==> flow/design.v <==
module cordic(clk, angle, sine, cosine);
  input clk;
  input signed [31:0] angle;  
  output signed [15:0] sine;  
  output signed [15:0] cosine;
  reg signed [15:0] x [0:12];
  reg signed [15:0] y [0:12];
  reg signed [31:0] z [0:12];
  parameter scaling_factor = 19896;  
  wire [1:0] sector;
  assign sector = angle[31:30];
  assign sine = y[12];
  assign cosine = x[12];
  wire signed [31:0] theta [0:12];
  assign theta [ 0] = 'h20000000;   
  assign theta [ 1] = 'h12E4051D;   
  assign theta [ 2] = 'h9FB385B;    
  assign theta [ 3] = 'h51111D4;    
  assign theta [ 4] = 'h28B0D43;    
  assign theta [ 5] = 'h145D7E1;    
  assign theta [ 6] = 'hA2F61E;     
  assign theta [ 7] = 'h517C55;     
  assign theta [ 8] = 'h28BE53;     
  assign theta [ 9] = 'h145F2E;     
  assign theta [10] = 'hA2F98;      
  assign theta [11] = 'h517CC;      
  assign theta [12] = 'h28BE6;      
  always @(posedge clk)
  begin 
    if (sector == 2'b00) begin
	  x[0] <= scaling_factor;
      y[0] <= 0;
      z[0] <= angle;      
    end
    else if  (sector == 2'b11) begin
	  x[0] <= scaling_factor;
      y[0] <= 0;
      z[0] <= angle;      
    end      
    else if (sector == 2'b01) begin
      x[0] <= -0;
      y[0] <= scaling_factor;
      z[0] <= {2'b00,angle[29:0]};      
    end
    else if (sector == 2'b10) begin
      x[0] <= 0;
      y[0] <= -scaling_factor;
      z[0] <= {2'b11,angle[29:0]};
    end
  end
  genvar i;
  generate
    for (i=0; i<13; i=i+1)
      begin
        wire sgn; 
	assign sgn = z[i][31];  
	wire signed [15:0] xnew, ynew;
        assign xnew = x[i] >>> i;  
        assign ynew = y[i] >>> i;
        always @(posedge clk)
          begin
            if (sgn==1)
              begin
                x[i+1] <= x[i]+ynew;
                y[i+1] <= y[i]-xnew;
                z[i+1] <= z[i]+theta[i];
              end
            else
              begin
                x[i+1] <= x[i]-ynew;
                y[i+1] <= y[i]+xnew;
                z[i+1] <= z[i]-theta[i];
              end
          end
      end
  endgenerate
endmodule
make LEC_CHECK=0 ABC_AREA=1 CAP_MARGIN=35 CORE_MARGIN=2 CORE_UTILIZATION=71 CTS_CLUSTER_SIZE=57 HOLD_SLACK_MARGIN=0.25 PLACE_DENSITY_LB_ADDON=0.14 SETUP_SLACK_MARGIN=0.27 SLEW_MARGIN=10 finish   # period 3.5 ns
run.sh (not shown) runs the stock make flow with config.mk's settings and CLKGATE_MAP_FILE=.
Change:
==> flow/config.mk (replaced) <==
export PLATFORM = sky130hd
export DESIGN_NAME = cordic
export DESIGN_NICKNAME = cordic
export VERILOG_FILES = /design/flow/design.v
export SDC_FILE = /design/flow/constraint.sdc
export NUM_CORES = 4
export LEC_CHECK = 0
export ABC_AREA = 1
export CAP_MARGIN = 20
export CELL_PAD_IN_SITES_GLOBAL_PLACEMENT = 2
export CORE_MARGIN = 2
export CORE_UTILIZATION = 40
export CTS_CLUSTER_SIZE = 10
export PLACE_DENSITY_LB_ADDON = 0.12
export SETUP_SLACK_MARGIN = 0.93
export SLEW_MARGIN = 5
export TNS_END_PERCENT = 30
Outcome:
- die area went up by well over a third
- critical path depth went up by 5
- hold slack got worse by 9.0 ps
- utilization went down by 32 points
- via count went down by a few percent
- wire length went up by roughly a tenth
- synthesized area is unchanged
- maximum frequency went up by roughly a tenth
Change:
==> flow/config.mk (replaced) <==
export PLATFORM = sky130hd
export DESIGN_NAME = cordic
export DESIGN_NICKNAME = cordic
export VERILOG_FILES = /design/flow/design.v
export SDC_FILE = /design/flow/constraint.sdc
export NUM_CORES = 4
export LEC_CHECK = 0
export ABC_AREA = 1
export CAP_MARGIN = 10
export CELL_PAD_IN_SITES_DETAIL_PLACEMENT = 2
export CELL_PAD_IN_SITES_GLOBAL_PLACEMENT = 2
export CORE_ASPECT_RATIO = 0.5
export CORE_MARGIN = 2
export CORE_UTILIZATION = 40
export CTS_CLUSTER_SIZE = 10
export GPL_ROUTABILITY_DRIVEN = 0
export GPL_TIMING_DRIVEN = 1
export HOLD_SLACK_MARGIN = 0.19
export MAX_ROUTING_LAYER = met5
export PLACE_DENSITY_LB_ADDON = 0.19
export SLEW_MARGIN = 5
export TNS_END_PERCENT = 70
- The new run completed with no timing, DRC or antenna violations
- final cell count shrinks by 0.55%
- worst hold slack gains 9.5 ps
- maximum frequency came out lower by 20%
- clock-buffer cell count goes down by 18
- wire length increases by 34%
- core utilization shrinks by 1.5 points
- flip-flop count does not change
- design area fell by 3.8%
- clock skew rises by 16 ps
- synthesized area does not change
Change:
--- a/flow/config.mk
+++ b/flow/config.mk
@@ -7,5 +7,5 @@
 export LEC_CHECK = 0
 export ABC_AREA = 1
-export CAP_MARGIN = 10
+export CAP_MARGIN = 20
 export CELL_PAD_IN_SITES_DETAIL_PLACEMENT = 2
 export CELL_PAD_IN_SITES_GLOBAL_PLACEMENT = 2
@@ -17,5 +17,5 @@
 export GPL_TIMING_DRIVEN = 1
 export HOLD_SLACK_MARGIN = 0.19
-export MAX_ROUTING_LAYER = met5
+export MAX_ROUTING_LAYER = met4
 export PLACE_DENSITY_LB_ADDON = 0.19
 export SLEW_MARGIN = 5
Hold slack is about the same.
Setup slack loses 30 ps.
Via count is about the same.
Routed wire length barely changes.
Register-to-register slack loses 30 ps.
Final area stays the same.
Clock skew barely changes.
Synthesized cell count is unchanged.
Cell count does not change.
Maximum frequency falls by 0.93%.

---

RTL: the design.v shown in full above, as it stands there.
export LEC_CHECK = 0
export CAP_MARGIN = 20
export CORE_ASPECT_RATIO = 0.88
export CORE_MARGIN = 2
export CORE_UTILIZATION = 58
export CTS_CLUSTER_SIZE = 57
export GPL_ROUTABILITY_DRIVEN = 1
export SLEW_MARGIN = 40
create_clock -name core_clock -period 4.74 [get_ports {clk}]
The baseline finished clean.
Edit:
Settings changed: ABC_AREA set to 1, CORE_ASPECT_RATIO 0.88 to 1.12, CORE_UTILIZATION 58 to 72, CTS_CLUSTER_SIZE 57 to 98, GPL_ROUTABILITY_DRIVEN 1 to unset, SLEW_MARGIN 40 to 20.
Clock period 4.74 ns to 1.03 ns, I/O delays scaled along.
Now the flow ended with an error in clock tree synthesis (4_1_cts), error DPL-0038.
Die size increases by a few percent.
Area after synthesis increases by a quarter to a third.
Synthesized cell count increases by well over a third.
Edit:
Settings changed: CAP_MARGIN 20 to 0, CORE_ASPECT_RATIO 1.12 to 1.41, CTS_CLUSTER_SIZE 98 to 10, PLACE_DENSITY set to 0.42, TNS_END_PERCENT set to 10.
Clock period 1.03 ns to 2.59 ns, I/O delays scaled along.
Result: The new run reached the layout checks and failed them: negative setup slack. Area after synthesis stays the same. Die area hardly moves. Synthesized cell count is unchanged.
Edit:
Settings changed: ABC_AREA 1 to unset, CAP_MARGIN 0 to 20, CORE_ASPECT_RATIO 1.41 to unset, CORE_UTILIZATION 72 to 60, CTS_CLUSTER_SIZE 10 to unset, PLACE_DENSITY 0.42 to unset, TNS_END_PERCENT 10 to unset.
Clock period 2.59 ns to 3.41 ns, I/O delays scaled along.
Result: The changed run ran to the end with no violations; routed wire length falls by 48%; cell area falls by 20%; maximum frequency falls by 15%; critical path depth rises by 5; register-to-register slack gains 320 ps; synthesized cell count falls by 44%.

---

Setup of run A:
// cordic: RTL as listed in full above, without the edits since
clock: 3.5 ns
lec_check: 0
abc_area: 1
cap_margin: 20
core_margin: 2
core_utilization: 40
hold_slack_margin: 0.25
place_density_lb_addon: 0.14
setup_slack_margin: 0.27
slew_margin: 10
Changes in run B relative to run A:
# run A
export LEC_CHECK = 0
export ABC_AREA = 1
export CAP_MARGIN = 20
export CORE_MARGIN = 2
export CORE_UTILIZATION = 40
export HOLD_SLACK_MARGIN = 0.25
export PLACE_DENSITY_LB_ADDON = 0.14
export SETUP_SLACK_MARGIN = 0.27
export SLEW_MARGIN = 10
create_clock -name core_clock -period 3.5 [get_ports {clk}]
# run B
export LEC_CHECK = 0
export CAP_MARGIN = 20
export CORE_MARGIN = 2
export CORE_UTILIZATION = 60
export CTS_CLUSTER_SIZE = 98
export SLEW_MARGIN = 20
create_clock -name core_clock -period 2.78 [get_ports {clk}]
[summary]
Run B: all stages done; final checks FAILED (setup timing). On count of filler cells inserted in the layout: between run B and run A, it ends up lower for run B. Run B ended with less worst setup slack than run A. Sort run B and run A by footprint of the multi-input gates desc -> top: run A. Run B — number of detailed-route iterations in the first pass 2 lower, run A as reference. | worst hold slack across all endpoints | run A vs run B | ≈ equal |. Looking at placement-stage worst setup slack across run B and run A, the one that comes out lower is run B. Non-clock inverter count in the final layout for run B: 1180 down relative to run A.
Inputs modified between run B and run C:
# run B
export LEC_CHECK = 0
export CAP_MARGIN = 20
export CORE_MARGIN = 2
export CORE_UTILIZATION = 60
export CTS_CLUSTER_SIZE = 98
export SLEW_MARGIN = 20
create_clock -name core_clock -period 2.78 [get_ports {clk}]
# run C
export LEC_CHECK = 0
export ABC_AREA = 1
export CAP_MARGIN = 20
export CORE_MARGIN = 2
export CORE_UTILIZATION = 40
export CTS_CLUSTER_SIZE = 10
export PLACE_DENSITY_LB_ADDON = 0.12
export SETUP_SLACK_MARGIN = 0.93
export SLEW_MARGIN = 20
export TNS_END_PERCENT = 30
create_clock -name core_clock -period 3.5 [get_ports {clk}]
Notes after the runs:
Against run B, met1 wire length in run C rose by more than half. Taking run B as the reference, in run C area fraction in xor and xnor cells shrank by 5.2 points; proportion of cell area spent on the clock network +0.22 points. Run B finished all stages; layout check result: FAIL, due to setup timing. Run C | status: complete | timing, DRC, antenna: pass.
Here is what was changed in the inputs of run D compared with run C.
# run C
export LEC_CHECK = 0
export ABC_AREA = 1
export CAP_MARGIN = 20
export CORE_MARGIN = 2
export CORE_UTILIZATION = 40
export CTS_CLUSTER_SIZE = 10
export PLACE_DENSITY_LB_ADDON = 0.12
export SETUP_SLACK_MARGIN = 0.93
export SLEW_MARGIN = 20
export TNS_END_PERCENT = 30
create_clock -name core_clock -period 3.5 [get_ports {clk}]
# run D
export LEC_CHECK = 0
export ABC_AREA = 1
export CAP_MARGIN = 40
export CORE_MARGIN = 2
export CORE_UTILIZATION = 72
export CTS_CLUSTER_SIZE = 10
export HOLD_SLACK_MARGIN = 0.3
export PLACE_DENSITY = 0.42
export SLEW_MARGIN = 20
create_clock -name core_clock -period 2.59 [get_ports {clk}]
### Flow results
Run D: complete, dirty (setup timing). Of run D and run C, the run reporting the lower clock latency on the worst-skew pair was run D. Run D ended with more last weighted congestion value of the routability-driven placer than run C. In run D, shortest clock period the worst path allows after layout is higher than in run C. Looking at timing endpoint of the critical path, the y[9][15] result is from run D; the y[11][14] one comes from run C. Run D ended up with met5 as its topmost layer with routed signal wires; run C ended up with met4. [compare] base=run C new=run D: die size lost about 44%; post-route worst setup slack lost 0.98 ns.
diff inputs: run D => run E
# run D
export LEC_CHECK = 0
export ABC_AREA = 1
export CAP_MARGIN = 40
export CORE_MARGIN = 2
export CORE_UTILIZATION = 72
export CTS_CLUSTER_SIZE = 10
export HOLD_SLACK_MARGIN = 0.3
export PLACE_DENSITY = 0.42
export SLEW_MARGIN = 20
create_clock -name core_clock -period 2.59 [get_ports {clk}]
# run E
export LEC_CHECK = 0
export CAP_MARGIN = 20
export CORE_MARGIN = 2
export CORE_UTILIZATION = 72
export CTS_CLUSTER_DIAMETER = 147
export SETUP_SLACK_MARGIN = 0.49
export SLEW_MARGIN = 20
create_clock -name core_clock -period 3.43 [get_ports {clk}]
--- outcome ---
- None of the runs run E and run D ends with a clean layout.
- Finished, but not clean: run E, with setup timing.
- Run D finished every stage; the final checks, however, were not passed, the failures being setup timing.
- Run comparison: run E source of the critical timing path y[11][12]; run D source of the critical timing path x[8][8]
- Taking run D as the reference, in run E number of library cell types mapped by synthesis has increased; cell count has decreased; total routed wire length on the met1 layer has decreased.
- Run E vs run D: fraction of area in clock buffers and inverters up in run E
- In run E, worst hold path depth is lower than in run D.
- Compared with run D, run E shows a higher worst hold slack.
- On clock-buffer cell count, the lower figure sits with run D, not run E.
- Run E vs run D, slowest library cell on the worst path: sky130_fd_sc_hd__dfxtp_4 vs sky130_fd_sc_hd__dfxtp_2
- Area of the synthesized netlist per yosys stat was higher in run D than in run E.
- Looking at worst setup path endpoint, the x[12][11] result is from run E; the y[9][15] one comes from run D.
#### Input delta (run F over run E)
# run E
export LEC_CHECK = 0
export CAP_MARGIN = 20
export CORE_MARGIN = 2
export CORE_UTILIZATION = 72
export CTS_CLUSTER_DIAMETER = 147
export SETUP_SLACK_MARGIN = 0.49
export SLEW_MARGIN = 20
create_clock -name core_clock -period 3.43 [get_ports {clk}]
# run F
export LEC_CHECK = 0
export CAP_MARGIN = 20
export CORE_MARGIN = 2
export CORE_UTILIZATION = 40
export SLEW_MARGIN = 20
create_clock -name core_clock -period 3.5 [get_ports {clk}]
Notes after the runs:
As far as number of cell instances after yosys synthesis goes, run F and run E are indistinguishable; the numbers are identical. After synthesis and placement, the instance count of run F is above that of run E. On required time of the critical path, the lower figure sits with run E, not run F. When run F is set beside run E, its wire length on met2 turns out to be 27000 um smaller. Higher maximum number of pins on one net before global-route repair goes to run F over run E. Post-synth area from yosys stat came out exactly the same in run F and run E. Of run F and run E, the lower post-route minimum period belongs to run F. Run F: done, clean on timing, DRC and antenna. From run E to run F, flip-flop count did not move at all. Run F — initial detailed-routing violation count 3068 lower, run E as reference. Compared with run E, run F shows a higher area of the placeable core.

---

// cordic: RTL as listed in full above, without the edits since
Settings: LEC_CHECK=0, CAP_MARGIN=20, CORE_MARGIN=2, CORE_UTILIZATION=40, SLEW_MARGIN=20; clock period 3.41 ns.
The baseline passed the timing, DRC and antenna checks.
Rerun with:
--- a/flow/config.mk
+++ b/flow/config.mk
@@ -7,0 +8 @@
+export ABC_AREA = 1
@@ -10 +11,3 @@
-export CORE_UTILIZATION = 40
+export CORE_UTILIZATION = 72
+export CTS_CLUSTER_SIZE = 10
+export PLACE_DENSITY = 0.42
==> flow/constraint.sdc (replaced) <==
create_clock -name core_clock -period 2.59 [get_ports {clk}]
set_input_delay 0.5180 -clock core_clock [delete_from_list [all_inputs] [get_ports {clk}]]
set_output_delay 0.5180 -clock core_clock [all_outputs]
set_load 0.01 [all_outputs]
After rerunning: The new run completed, yet does not pass: negative setup slack; sequential cell count stays the same; global-route usage grows by 22 points; synthesized cell count grows by 78%; first-iteration DRC count grows to 4.2 times its value.
Rerun with:
--- a/flow/config.mk
+++ b/flow/config.mk
@@ -8,2 +8 @@
-export ABC_AREA = 1
-export CAP_MARGIN = 20
+export CAP_MARGIN = 5
@@ -12,2 +11,3 @@
-export CTS_CLUSTER_SIZE = 10
-export PLACE_DENSITY = 0.42
+export CTS_CLUSTER_DIAMETER = 147
+export PLACE_DENSITY = 0.63
+export SETUP_SLACK_MARGIN = 0.49
==> flow/constraint.sdc (replaced) <==
create_clock -name core_clock -period 3.43 [get_ports {clk}]
set_input_delay 0.6860 -clock core_clock [delete_from_list [all_inputs] [get_ports {clk}]]
set_output_delay 0.6860 -clock core_clock [all_outputs]
set_load 0.01 [all_outputs]
Outcome: The new run finished but fails on negative setup slack; non-clock buffer count came out higher by 317; count of clock-buffer cells in the layout rose by 2; maximum frequency goes down by a quarter to a third; worst setup slack is worse by 0.039 ns; via count came out lower by a quarter to a third.
Rerun with:
--- a/flow/config.mk
+++ b/flow/config.mk
@@ -8 +8 @@
-export CAP_MARGIN = 5
+export CAP_MARGIN = 20
@@ -11,3 +11,2 @@
-export CTS_CLUSTER_DIAMETER = 147
-export PLACE_DENSITY = 0.63
-export SETUP_SLACK_MARGIN = 0.49
+export CTS_CLUSTER_DIAMETER = 202
+export CTS_CLUSTER_SIZE = 14
==> flow/constraint.sdc (replaced) <==
create_clock -name core_clock -period 1.79 [get_ports {clk}]
set_input_delay 0.3580 -clock core_clock [delete_from_list [all_inputs] [get_ports {clk}]]
set_output_delay 0.3580 -clock core_clock [all_outputs]
set_load 0.01 [all_outputs]
Result:
- This time the run ended with an error in detailed placement (3_5_place_dp)
- synthesized cell count does not change
- die area is unchanged
- synthesized area stays the same
